## onyx
==> flow/design.v (excerpt) <==
module alu(
	output reg[16 - 1:0] 		data_out,
	output reg 						  		valid_out,
	output reg							  		cmd_out,
	input [16 - 1:0] 			data_in,
	input 							  			valid_in,
	input 							  			cmd_in,
	output reg 									 	amm_read,
	output reg[8 - 1:0] 		amm_address,
	input [8 - 1:0] 			amm_readdata,
	input 									 			amm_waitrequest,
	input[1:0] 							 			amm_response,
	input clk,
	input rst_n
	);
Size in the first run: ~2700 cells after synthesis, ~640 flip-flops, roughly 58 I/O pins.
make LEC_CHECK=0 ABC_AREA=1 CAP_MARGIN=20 CORE_MARGIN=2 CORE_UTILIZATION=69 SETUP_SLACK_MARGIN=0.62 SLEW_MARGIN=20 TNS_END_PERCENT=5 finish   # period 2.74 ns
run.sh (not shown) runs the stock make flow with config.mk's settings and CLKGATE_MAP_FILE=.
Status onyx: flow complete, layout not clean - negative setup slack
Input changes introduced in garnet (baseline for comparison: onyx):
# onyx
export LEC_CHECK = 0
export ABC_AREA = 1
export CAP_MARGIN = 20
export CORE_MARGIN = 2
export CORE_UTILIZATION = 69
export SETUP_SLACK_MARGIN = 0.62
export SLEW_MARGIN = 20
export TNS_END_PERCENT = 5
create_clock -name core_clock -period 2.74 [get_ports {clk}]
# garnet
export LEC_CHECK = 0
export CAP_MARGIN = 20
export CORE_MARGIN = 2
export CORE_UTILIZATION = 67
export CTS_CLUSTER_SIZE = 95
export SLEW_MARGIN = 20
create_clock -name core_clock -period 6.21 [get_ports {clk}]
==> comparison <==
- onyx finished all stages; however, its layout fails the closing checks, the failures being negative setup slack.
- garnet finished end to end and its layout was clean on timing, DRC and antenna.
- Compared with onyx, garnet shows wire length that has gone down by more than a quarter.
- garnet vs onyx on distinct cell type count after synthesis: garnet is the higher one.
- Post-synth area from yosys stat of garnet falls short of that of onyx slightly.
- Power, garnet and onyx: smaller value in garnet
- For the wire length of the first global-routing pass, garnet came in about 22% lower than onyx did.
Changes in fjord relative to garnet:
# garnet
export LEC_CHECK = 0
export CAP_MARGIN = 20
export CORE_MARGIN = 2
export CORE_UTILIZATION = 67
export CTS_CLUSTER_SIZE = 95
export SLEW_MARGIN = 20
create_clock -name core_clock -period 6.21 [get_ports {clk}]
# fjord
export LEC_CHECK = 0
export CAP_MARGIN = 20
export CORE_MARGIN = 2
export CORE_UTILIZATION = 72
export CTS_CLUSTER_DIAMETER = 25
export CTS_CLUSTER_SIZE = 37
export PLACE_DENSITY = 0.37
export SLEW_MARGIN = 20
create_clock -name core_clock -period 3.79 [get_ports {clk}]
Results
- In summary, garnet completed successfully, with a layout that passed the timing, design-rule and antenna checks.
- fjord never completed, since it errored out during global routing (5_1_grt).
- Number of levels in the clock H-tree: fjord and garnet compared, higher one is fjord
- Proportion of register bits with asynchronous set or reset after synthesis came out exactly the same in fjord and garnet.
- The higher area of the placeable core came out of garnet.
- Note that the sum of net half-perimeters after detailed placement recorded for fjord amounts to 1.07 times the value seen in garnet.
Edits applied to the flow inputs when going from fjord to amber:
# fjord
export LEC_CHECK = 0
export CAP_MARGIN = 20
export CORE_MARGIN = 2
export CORE_UTILIZATION = 72
export CTS_CLUSTER_DIAMETER = 25
export CTS_CLUSTER_SIZE = 37
export PLACE_DENSITY = 0.37
export SLEW_MARGIN = 20
create_clock -name core_clock -period 3.79 [get_ports {clk}]
# amber
export LEC_CHECK = 0
export CAP_MARGIN = 20
export CORE_MARGIN = 2
export CORE_UTILIZATION = 38
export SLEW_MARGIN = 20
create_clock -name core_clock -period 6.21 [get_ports {clk}]
--- outcome ---
Among fjord and amber, the run that stopped before the end is fjord, and it is the only one.
fjord: GRT-0116 in global routing (5_1_grt) -> run aborted
Summary: sum of net half-perimeters after detailed placement, amber better than fjord
Per the comparison of amber with fjord, number of cells after detailed placement moved up, placer congestion estimate moved down.
Of amber and fjord, fjord shows the lower vertical die size, with amber above it.

* * *

alu again, from the RTL that the note above started with.
clock: 4.37 ns
lec_check: 0
cap_margin: 20
core_margin: 9
core_utilization: 70
cts_cluster_diameter: 306
gpl_timing_driven: 1
max_routing_layer: met4
setup_slack_margin: -0.32
slew_margin: 25
The starting point completed and failed the layout checks on negative setup slack.
Edit:
CORE_MARGIN = 2   (was 9)
CORE_UTILIZATION = 40   (was 70)
CTS_CLUSTER_DIAMETER = unset   (was 306)
GPL_ROUTABILITY_DRIVEN = 0   (was unset)
GPL_TIMING_DRIVEN = unset   (was 1)
SETUP_SLACK_MARGIN = unset   (was -0.32)
SLEW_MARGIN = 20   (was 25)
clock period = 5.0 ns   (was 4.37 ns; I/O delays follow)
Result: This time the run went through all stages and came out clean. Routed wire length decreases by 6.6%. Combinational power decreases by 14%. Worst hold slack gets better by 0.0093 ns. Setup slack gets better by 0.56 ns. Total power decreases by 10%. Count of clock-buffer cells in the layout increases by 10. Sequential cell count is unchanged. First-iteration DRC count decreases by 34%. Via count decreases by 6.6%. Area after synthesis does not change. Register-to-register slack gets better by 0.56 ns.
Edit:
CELL_PAD_IN_SITES_DETAIL_PLACEMENT = 1   (was unset)
CTS_CLUSTER_SIZE = 47   (was unset)
GPL_ROUTABILITY_DRIVEN = unset   (was 0)
MAX_ROUTING_LAYER = unset   (was met4)
SLEW_MARGIN = 40   (was 20)
=>
- The new run completed without violations
- routed wire length went up by roughly a tenth
- power went up by a few percent
- global-route usage went up by 1.9 points
- non-clock buffer count went up by 26
- cell area went up slightly
- fmax went down by a few percent
- sequential power stays flat
- core utilization went up by 0.72 points
- clock-buffer cell count went down by 3
- die area stays the same
- setup slack got worse by 0.29 ns
Edit:
ABC_AREA = 1   (was unset)
CELL_PAD_IN_SITES_DETAIL_PLACEMENT = unset   (was 1)
CORE_UTILIZATION = 69   (was 40)
CTS_CLUSTER_SIZE = unset   (was 47)
SLEW_MARGIN = 20   (was 40)
clock period = 2.74 ns   (was 5.0 ns; I/O delays follow)
Effect: The new run reached the layout checks and failed them: negative setup slack. Count of clock-buffer cells in the layout fell by 10. Final cell count came out higher by about 23%. Via count goes up by 33%. Total power rose by 83%. Synthesized cell count rose by 59%. Setup slack degrades by 0.87 ns. Sequential cell count is unchanged. Combinational power increases to 5.4 times its value. Routed wire length went down by 4.0%.

* * *

Starting RTL as in the previous note.
// alu
module alu(
	output reg[16 - 1:0] 		data_out,
	output reg 						  		valid_out,
	output reg							  		cmd_out,
	input [16 - 1:0] 			data_in,
	input 							  			valid_in,
	input 							  			cmd_in,
	output reg 									 	amm_read,
	output reg[8 - 1:0] 		amm_address,
	input [8 - 1:0] 			amm_readdata,
	input 									 			amm_waitrequest,
	input[1:0] 							 			amm_response,
	input clk,
	input rst_n
	);
	localparam ST_READ_HEAD = 3'h0, ST_READ_PAYLOAD = 3'h1, ST_DECODE = 3'h2, ST_OP_CODE = 3'h3,
	           ST_ERROR = 3'h4, ST_SEND = 3'h5, ST_SEND2 = 3'h6;
	reg[7:0] date[63:0];
	reg      is_addr[63:0];
	reg[5:0] numar_val;
	reg[5:0] i;
	reg[3:0] operatie;
	reg[2:0] state;
	reg[11:0] rez;
	reg       err;
	wire[5:0] last = numar_val - 6'd1;
	wire[7:0] cur  = date[i];
	reg[11:0] rez_next;
	reg       op_err;
	always @(*) begin
		rez_next = rez;
		op_err   = 1'b0;
		case(operatie)
			4'd0: rez_next = rez + {4'h0, cur};
			4'd1: rez_next = (i == 6'd0) ? {4'h0, cur} : (rez & {4'h0, cur});
			4'd2: rez_next = rez | {4'h0, cur};
			4'd3: rez_next = rez ^ {4'h0, cur};
			4'd4: if(numar_val == 6'd1) rez_next = {4'h0, ~cur}; else op_err = 1'b1;
			4'd5: if(numar_val == 6'd1) rez_next = {4'h0, cur} + 12'd1; else op_err = 1'b1;
			4'd6: if(numar_val == 6'd1) rez_next = {4'h0, cur} - 12'd1; else op_err = 1'b1;
			4'd7: if(numar_val == 6'd1) rez_next = {4'h0, 8'd0 - cur}; else op_err = 1'b1;
			4'd8: if(numar_val == 6'd2) rez_next = {4'h0, date[0] >> date[1]}; else op_err = 1'b1;
			4'd9: if(numar_val == 6'd2) rez_next = {4'h0, date[0] << date[1]}; else op_err = 1'b1;
			default: op_err = 1'b1;
		endcase
	end
	always @(posedge clk) begin
		if(!rst_n) begin
			state     <= ST_READ_HEAD;
			valid_out <= 1'b0;
			cmd_out   <= 1'b0;
			data_out  <= 0;
			amm_read  <= 1'b0;
			amm_address <= 0;
			i         <= 0;
			numar_val <= 0;
			operatie  <= 0;
			rez       <= 0;
			err       <= 1'b0;
		end
		else begin
			case(state)
				ST_READ_HEAD: begin
					valid_out <= 1'b0;
					cmd_out   <= 1'b0;
					i         <= 0;
					err       <= 1'b0;
					if(valid_in && cmd_in) begin
						numar_val <= data_in[5:0];
						operatie  <= data_in[11:8];
						if(data_in[5:0] == 6'd0)
							state <= ST_ERROR;
						else
							state <= ST_READ_PAYLOAD;
					end
				end
				ST_READ_PAYLOAD: begin
					if(valid_in) begin
						date[i]    <= data_in[7:0];
  ...
clock: 2.01 ns
lec_check: 0
cap_margin: 20
core_margin: 2
core_utilization: 70
cts_cluster_diameter: 360
cts_cluster_size: 42
place_density_lb_addon: 0.0
setup_slack_margin: 0.57
slew_margin: 20
The starting point never finished: it broke off in global routing (5_1_grt).
==> next run, changes <==
- ABC_AREA: not set -> 1
- CORE_UTILIZATION: 70 -> 57
- CTS_CLUSTER_DIAMETER: 360 -> not set
- CTS_CLUSTER_SIZE: 42 -> not set
- PLACE_DENSITY_LB_ADDON: 0.0 -> not set
- SETUP_SLACK_MARGIN: 0.57 -> not set
- clock period: 2.01 -> 2.7 ns (I/O delays scaled with it)
Outcome: Now the flow finished but failed the layout checks on negative setup slack; area after synthesis is higher by 2.0%; die area is higher by about 25%; synthesized cell count is higher by about 60%.
==> next run, changes <==
- ABC_AREA: 1 -> not set
- CORE_UTILIZATION: 57 -> 40
- clock period: 2.7 -> 4.78 ns (I/O delays scaled with it)
The changed run produced a clean layout.
Total power falls by 49%.
Die area rises by 39%.
Final area falls by 8.6%.
Non-clock buffer count falls by 190.
Wire length falls by 9.4%.
Cell count falls by 24%.
Synthesized cell count falls by 37%.
Global-route usage falls by 10 points.
==> next run, changes <==
- CORE_UTILIZATION: 40 -> 72
- CTS_CLUSTER_DIAMETER: not set -> 399
- CTS_CLUSTER_SIZE: not set -> 100
- clock period: 4.78 -> 3.08 ns (I/O delays scaled with it)
Outcome: The changed run stopped in global routing (5_1_grt), error ODB-0269; die area shrinks by well over a third; area after synthesis does not change; synthesized cell count stays the same.
==> next run, changes <==
- CORE_UTILIZATION: 72 -> 40
- CTS_CLUSTER_DIAMETER: 399 -> not set
- CTS_CLUSTER_SIZE: 100 -> not set
- SETUP_SLACK_MARGIN: not set -> 0.44
- clock period: 3.08 -> 4.78 ns (I/O delays scaled with it)
The changed run went through all stages and came out clean.
Synthesized cell count is unchanged.
Die area rose by 78%.
Area after synthesis is unchanged.
Power is estimated from default activity; no workload was simulated.
